## lagoon
==> flow/design.v <==
`timescale 1ns / 1ps
module cordic_advanced #(
    parameter DATA_WIDTH = 18,           
    parameter ANGLE_WIDTH = 32,          
    parameter ITERATIONS = 18,           
    parameter PIPELINE_STAGES = 18       
)(
    input  wire                         clk,
    input  wire                         rst_n,
    input  wire                         enable,
    input  wire signed [DATA_WIDTH-1:0] x_in,
    input  wire signed [DATA_WIDTH-1:0] y_in,
    input  wire signed [ANGLE_WIDTH-1:0] z_in,           
    input  wire                         data_valid_in,
    output wire                         data_ready_out,
    output wire signed [DATA_WIDTH:0]   x_out,
    output wire signed [DATA_WIDTH:0]   y_out,
    output wire signed [ANGLE_WIDTH-1:0] z_out,
    output wire                         data_valid_out,
    input  wire                         data_ready_in,
    output wire                         overflow,
    output wire [15:0]                  iterations_count,
    output wire [31:0]                  throughput_counter
);
    localparam real CORDIC_GAIN = 1.646760258121;
    localparam signed [DATA_WIDTH-1:0] K_INVERSE = 
        (DATA_WIDTH == 16) ? 16'd19898 :
        (DATA_WIDTH == 18) ? 18'd79593 :
        (DATA_WIDTH == 20) ? 20'd318371 : 16'd19898;
    function [ANGLE_WIDTH-1:0] atan_lut;
        input integer idx;
        begin
            case(idx)
                0:  atan_lut = 32'h20000000;   
                1:  atan_lut = 32'h12E4051E;   
                2:  atan_lut = 32'h09FB385B;   
                3:  atan_lut = 32'h051111D4;   
                4:  atan_lut = 32'h028B0D43;   
                5:  atan_lut = 32'h0145D7E1;   
                6:  atan_lut = 32'h00A2F61E;   
                7:  atan_lut = 32'h00517C55;   
                8:  atan_lut = 32'h0028BE53;   
                9:  atan_lut = 32'h00145F2E;   
                10: atan_lut = 32'h000A2F98;   
                11: atan_lut = 32'h000517CC;   
                12: atan_lut = 32'h00028BE6;   
                13: atan_lut = 32'h000145F3;   
                14: atan_lut = 32'h0000A2F9;
                15: atan_lut = 32'h0000517D;
                16: atan_lut = 32'h000028BE;
                17: atan_lut = 32'h0000145F;
                18: atan_lut = 32'h00000A2F;
                19: atan_lut = 32'h00000518;
                20: atan_lut = 32'h0000028C;
                21: atan_lut = 32'h00000146;
                22: atan_lut = 32'h000000A3;
                23: atan_lut = 32'h00000051;
                24: atan_lut = 32'h00000028;
                25: atan_lut = 32'h00000014;
                26: atan_lut = 32'h0000000A;
                27: atan_lut = 32'h00000005;
                28: atan_lut = 32'h00000002;
                29: atan_lut = 32'h00000001;
                default: atan_lut = 32'h00000000;
            endcase
        end
    endfunction
    reg signed [DATA_WIDTH:0]   x_pipe [0:PIPELINE_STAGES];
    reg signed [DATA_WIDTH:0]   y_pipe [0:PIPELINE_STAGES];
    reg signed [ANGLE_WIDTH-1:0] z_pipe [0:PIPELINE_STAGES];
    reg                         valid_pipe [0:PIPELINE_STAGES];
    reg [15:0] iteration_counter;
    reg [31:0] throughput_cnt;
    reg        overflow_flag;
    assign data_ready_out = enable;
    assign data_valid_out = valid_pipe[PIPELINE_STAGES];
    assign iterations_count = iteration_counter;
    assign throughput_counter = throughput_cnt;
    assign overflow = overflow_flag;
    wire [1:0] quadrant;
    assign quadrant = z_in[ANGLE_WIDTH-1:ANGLE_WIDTH-2];
    always @(posedge clk or negedge rst_n) begin
        if (!rst_n) begin
            x_pipe[0] <= 0;
            y_pipe[0] <= 0;
            z_pipe[0] <= 0;
            valid_pipe[0] <= 0;
        end else if (enable && data_valid_in) begin
            valid_pipe[0] <= 1'b1;
            case (quadrant)
                2'b00, 2'b11: begin   
                    x_pipe[0] <= {x_in[DATA_WIDTH-1], x_in};
                    y_pipe[0] <= {y_in[DATA_WIDTH-1], y_in};
                    z_pipe[0] <= z_in;
                end
                2'b01: begin   
                    x_pipe[0] <= -{y_in[DATA_WIDTH-1], y_in};
                    y_pipe[0] <= {x_in[DATA_WIDTH-1], x_in};
                    z_pipe[0] <= {2'b00, z_in[ANGLE_WIDTH-3:0]};
                end
                2'b10: begin   
                    x_pipe[0] <= {y_in[DATA_WIDTH-1], y_in};
                    y_pipe[0] <= -{x_in[DATA_WIDTH-1], x_in};
                    z_pipe[0] <= {2'b11, z_in[ANGLE_WIDTH-3:0]};
                end
            endcase
        end else if (enable) begin
            valid_pipe[0] <= 0;
        end
    end
    genvar i;
    generate
        for (i = 0; i < PIPELINE_STAGES; i = i + 1) begin : cordic_pipeline
            wire decision_sign;
            wire signed [DATA_WIDTH:0] x_shifted, y_shifted;
            assign x_shifted = x_pipe[i] >>> i;
            assign y_shifted = y_pipe[i] >>> i;
            assign decision_sign = z_pipe[i][ANGLE_WIDTH-1];
            always @(posedge clk or negedge rst_n) begin
                if (!rst_n) begin
                    x_pipe[i+1] <= 0;
                    y_pipe[i+1] <= 0;
                    z_pipe[i+1] <= 0;
                    valid_pipe[i+1] <= 0;
                end else if (enable) begin
                    valid_pipe[i+1] <= valid_pipe[i];
                    if (valid_pipe[i]) begin
                        if (decision_sign) begin   
                            x_pipe[i+1] <= x_pipe[i] + y_shifted;
                            y_pipe[i+1] <= y_pipe[i] - x_shifted;
                            z_pipe[i+1] <= z_pipe[i] + atan_lut(i);
                        end else begin   
                            x_pipe[i+1] <= x_pipe[i] - y_shifted;
                            y_pipe[i+1] <= y_pipe[i] + x_shifted;
                            z_pipe[i+1] <= z_pipe[i] - atan_lut(i);
                        end
                    end else begin
                        x_pipe[i+1] <= x_pipe[i];
                        y_pipe[i+1] <= y_pipe[i];
                        z_pipe[i+1] <= z_pipe[i];
                    end
                end
            end
        end
    endgenerate
    assign x_out = x_pipe[PIPELINE_STAGES];
    assign y_out = y_pipe[PIPELINE_STAGES];
    assign z_out = z_pipe[PIPELINE_STAGES];
    always @(posedge clk or negedge rst_n) begin
        if (!rst_n) begin
            overflow_flag <= 0;
        end else begin
            if (valid_pipe[PIPELINE_STAGES]) begin
                overflow_flag <= (x_pipe[PIPELINE_STAGES] == {1'b1, {DATA_WIDTH{1'b0}}}) ||
                                 (y_pipe[PIPELINE_STAGES] == {1'b1, {DATA_WIDTH{1'b0}}});
            end
        end
    end
    always @(posedge clk or negedge rst_n) begin
        if (!rst_n) begin
            iteration_counter <= 0;
            throughput_cnt <= 0;
        end else begin
            if (data_valid_in && enable)
                iteration_counter <= iteration_counter + 1;
            if (data_valid_out && data_ready_in)
                throughput_cnt <= throughput_cnt + 1;
        end
    end
endmodule
module cordic_sincos #(
    parameter DATA_WIDTH = 18,
    parameter ANGLE_WIDTH = 32,
    parameter PIPELINE_STAGES = 18
)(
    input  wire                         clk,
    input  wire                         rst_n,
    input  wire                         enable,
    input  wire signed [ANGLE_WIDTH-1:0] angle,
    input  wire                         angle_valid,
    output wire                         angle_ready,
    output wire signed [DATA_WIDTH:0]   cos_out,
    output wire signed [DATA_WIDTH:0]   sin_out,
    output wire                         result_valid,
    input  wire                         result_ready
);
    localparam signed [DATA_WIDTH-1:0] K_INV = 
        (DATA_WIDTH == 16) ? 16'd19898 :
        (DATA_WIDTH == 18) ? 18'd79593 :
        (DATA_WIDTH == 20) ? 20'd318371 : 16'd19898;
    wire overflow;
    wire [15:0] iter_count;
    wire [31:0] throughput;
    cordic_advanced #(
        .DATA_WIDTH(DATA_WIDTH),
        .ANGLE_WIDTH(ANGLE_WIDTH),
        .ITERATIONS(PIPELINE_STAGES),
        .PIPELINE_STAGES(PIPELINE_STAGES)
    ) cordic_core (
        .clk(clk),
        .rst_n(rst_n),
        .enable(enable),
        .x_in(K_INV),
        .y_in({DATA_WIDTH{1'b0}}),
        .z_in(angle),
        .data_valid_in(angle_valid),
        .data_ready_out(angle_ready),
        .x_out(cos_out),
        .y_out(sin_out),
        .z_out(),
        .data_valid_out(result_valid),
        .data_ready_in(result_ready),
        .overflow(overflow),
        .iterations_count(iter_count),
        .throughput_counter(throughput)
    );
endmodule
clock: 6.36 ns
lec_check: 0
abc_area: 0
cap_margin: 20
cell_pad_in_sites_detail_placement: 0
core_aspect_ratio: 0.7
core_margin: 2
core_utilization: 19
cts_cluster_diameter: 262
cts_cluster_size: 10
gpl_routability_driven: 0
max_routing_layer: met5
slew_margin: 5
tns_end_percent: 90
run.sh (not shown) runs the stock make flow with config.mk's settings and CLKGATE_MAP_FILE=.
Input changes introduced in raven (baseline for comparison: lagoon):
# lagoon
export LEC_CHECK = 0
export ABC_AREA = 0
export CAP_MARGIN = 20
export CELL_PAD_IN_SITES_DETAIL_PLACEMENT = 0
export CORE_ASPECT_RATIO = 0.7
export CORE_MARGIN = 2
export CORE_UTILIZATION = 19
export CTS_CLUSTER_DIAMETER = 262
export CTS_CLUSTER_SIZE = 10
export GPL_ROUTABILITY_DRIVEN = 0
export MAX_ROUTING_LAYER = met5
export SLEW_MARGIN = 5
export TNS_END_PERCENT = 90
create_clock -name core_clock -period 6.36 [get_ports {clk}]
# raven
export LEC_CHECK = 0
export CAP_MARGIN = 20
export CORE_MARGIN = 2
export CORE_UTILIZATION = 72
export CTS_CLUSTER_DIAMETER = 32
export SETUP_SLACK_MARGIN = 0.5
export SLEW_MARGIN = 20
create_clock -name core_clock -period 2.03 [get_ports {clk}]
Notes after the runs:
- As far as cell area after synthesis goes, raven and lagoon are indistinguishable; the numbers are identical.
- raven — placeable core region 480,000 sq um lower, lagoon as reference
- Compared with lagoon, post-placement cell area in raven increased by more than 10%.
- Diff lagoon -> raven: placed wire-length estimate after detailed placement has increased; total die area has decreased.
- raven: aborted in clock tree synthesis (tool error)
diff inputs: raven => yarrow
# raven
export LEC_CHECK = 0
export CAP_MARGIN = 20
export CORE_MARGIN = 2
export CORE_UTILIZATION = 72
export CTS_CLUSTER_DIAMETER = 32
export SETUP_SLACK_MARGIN = 0.5
export SLEW_MARGIN = 20
create_clock -name core_clock -period 2.03 [get_ports {clk}]
# yarrow
export LEC_CHECK = 0
export CAP_MARGIN = 20
export CORE_MARGIN = 2
export CORE_UTILIZATION = 38
export SLEW_MARGIN = 20
create_clock -name core_clock -period 4.32 [get_ports {clk}]
--- outcome ---
Final weighted congestion in routability-driven placement in yarrow is 0.21 lower than in raven
Post-synth design cell area: yarrow vs raven identical
Going from raven to yarrow, post-placement cell area now sits lower, sequential fraction of the synthesis area now sits at about the same level, number of enable-type register cells in the synthesized netlist now sits at about the same level, number of placement rows now sits higher.
Across raven and yarrow, a clean result was obtained everywhere but in raven.
The vertical die size of yarrow is higher than that of raven.
Compared with raven, in yarrow chip area climbed 88%, core region area climbed 89%, post-DP HPWL dropped about 40%, post-place setup slack climbed 2230 ps.
The following lists how xenon was set up differently from yarrow:
# yarrow
export LEC_CHECK = 0
export CAP_MARGIN = 20
export CORE_MARGIN = 2
export CORE_UTILIZATION = 38
export SLEW_MARGIN = 20
create_clock -name core_clock -period 4.32 [get_ports {clk}]
# xenon
export LEC_CHECK = 0
export CAP_MARGIN = 20
export CORE_MARGIN = 2
export CORE_UTILIZATION = 70
export SLEW_MARGIN = 20
create_clock -name core_clock -period 3.64 [get_ports {clk}]
Results
xenon finished all stages; layout check result: FAIL, due to negative setup slack.
Re cell area after layout: yarrow and xenon aren't equal, and the lower value belongs to yarrow.
Total setup violations reported at the end of the flow: xenon vs yarrow up 20
Compared with yarrow, the router placed more vias in xenon.
First-pass GRT wire length is lower on yarrow
Relative to yarrow, die area has decreased by 45% in xenon.
Hold slack in xenon is 35 ps below yarrow.
Setup changes, xenon to fjord
# xenon
export LEC_CHECK = 0
export CAP_MARGIN = 20
export CORE_MARGIN = 2
export CORE_UTILIZATION = 70
export SLEW_MARGIN = 20
create_clock -name core_clock -period 3.64 [get_ports {clk}]
# fjord
export LEC_CHECK = 0
export CAP_MARGIN = 20
export CELL_PAD_IN_SITES_DETAIL_PLACEMENT = 2
export CORE_MARGIN = 2
export CORE_UTILIZATION = 40
export SETUP_SLACK_MARGIN = 1.23
export SLEW_MARGIN = 20
create_clock -name core_clock -period 4.5 [get_ports {clk}]
Notes after the runs:
Comparing xenon and fjord, the higher die outline height is on fjord. As far as total cell area reported by yosys after synthesis goes, xenon and fjord are indistinguishable; the numbers are identical. Standard-cell row count delta for fjord relative to xenon: about 32% higher. As far as number of standard cells after synthesis goes, fjord and xenon are indistinguishable; the numbers are identical. Comparing xenon and fjord, the higher maximum clock insertion buffer count is on fjord. Number of cells in the design after placement of fjord exceeds that of xenon by a few percent. The remaining runs in xenon and fjord completed every stage, whereas fjord halted early. Seen in the log of fjord: GRT-0232 during global routing, after which the run never completed. Die: fjord bigger than xenon. | area of placed instances | fjord vs xenon | 1700 sq um lower |. xenon → fjord: core outline area increased 75%; width of the die increased 140 microns; number of buffers inserted by post-CTS setup repair increased 168.
Input-level comparison between amber and fjord:
# fjord
export LEC_CHECK = 0
export CAP_MARGIN = 20
export CELL_PAD_IN_SITES_DETAIL_PLACEMENT = 2
export CORE_MARGIN = 2
export CORE_UTILIZATION = 40
export SETUP_SLACK_MARGIN = 1.23
export SLEW_MARGIN = 20
create_clock -name core_clock -period 4.5 [get_ports {clk}]
# amber
export LEC_CHECK = 0
export CAP_MARGIN = 20
export CELL_PAD_IN_SITES_DETAIL_PLACEMENT = 1
export CORE_ASPECT_RATIO = 0.64
export CORE_MARGIN = 10
export CORE_UTILIZATION = 72
export CTS_CLUSTER_DIAMETER = 358
export CTS_CLUSTER_SIZE = 69
export GPL_ROUTABILITY_DRIVEN = 0
export GPL_TIMING_DRIVEN = 0
export MAX_ROUTING_LAYER = met4
export MIN_ROUTING_LAYER = met2
export PLACE_DENSITY = 0.7
export SLEW_MARGIN = 5
create_clock -name core_clock -period 4.5 [get_ports {clk}]
## What came out
Stage in which a tool error killed amber: detailed placement.
As far as post-synthesis instance area goes, amber and fjord are indistinguishable; the numbers are identical.
Die extent in x, fjord and amber: larger value in fjord
Post-synth tally of flip-flops with integrated enable of fjord is on par with amber.
Cmp fjord and amber / number of I/O port buffers / higher: fjord
amber -> fjord: chip area estimate from yosys synthesis delta 0, exact match
Re synthesized net count: no difference whatsoever between fjord and amber.
In amber, the die extent in y came out about 37% below the value in fjord.
Reported for fjord and amber, average cell area after synthesis turned out identical to the last digit.
Going from fjord to amber, the die area was shrunk.
Compared with fjord, in amber area of the core went down about 45%; core utilization before placement has increased.
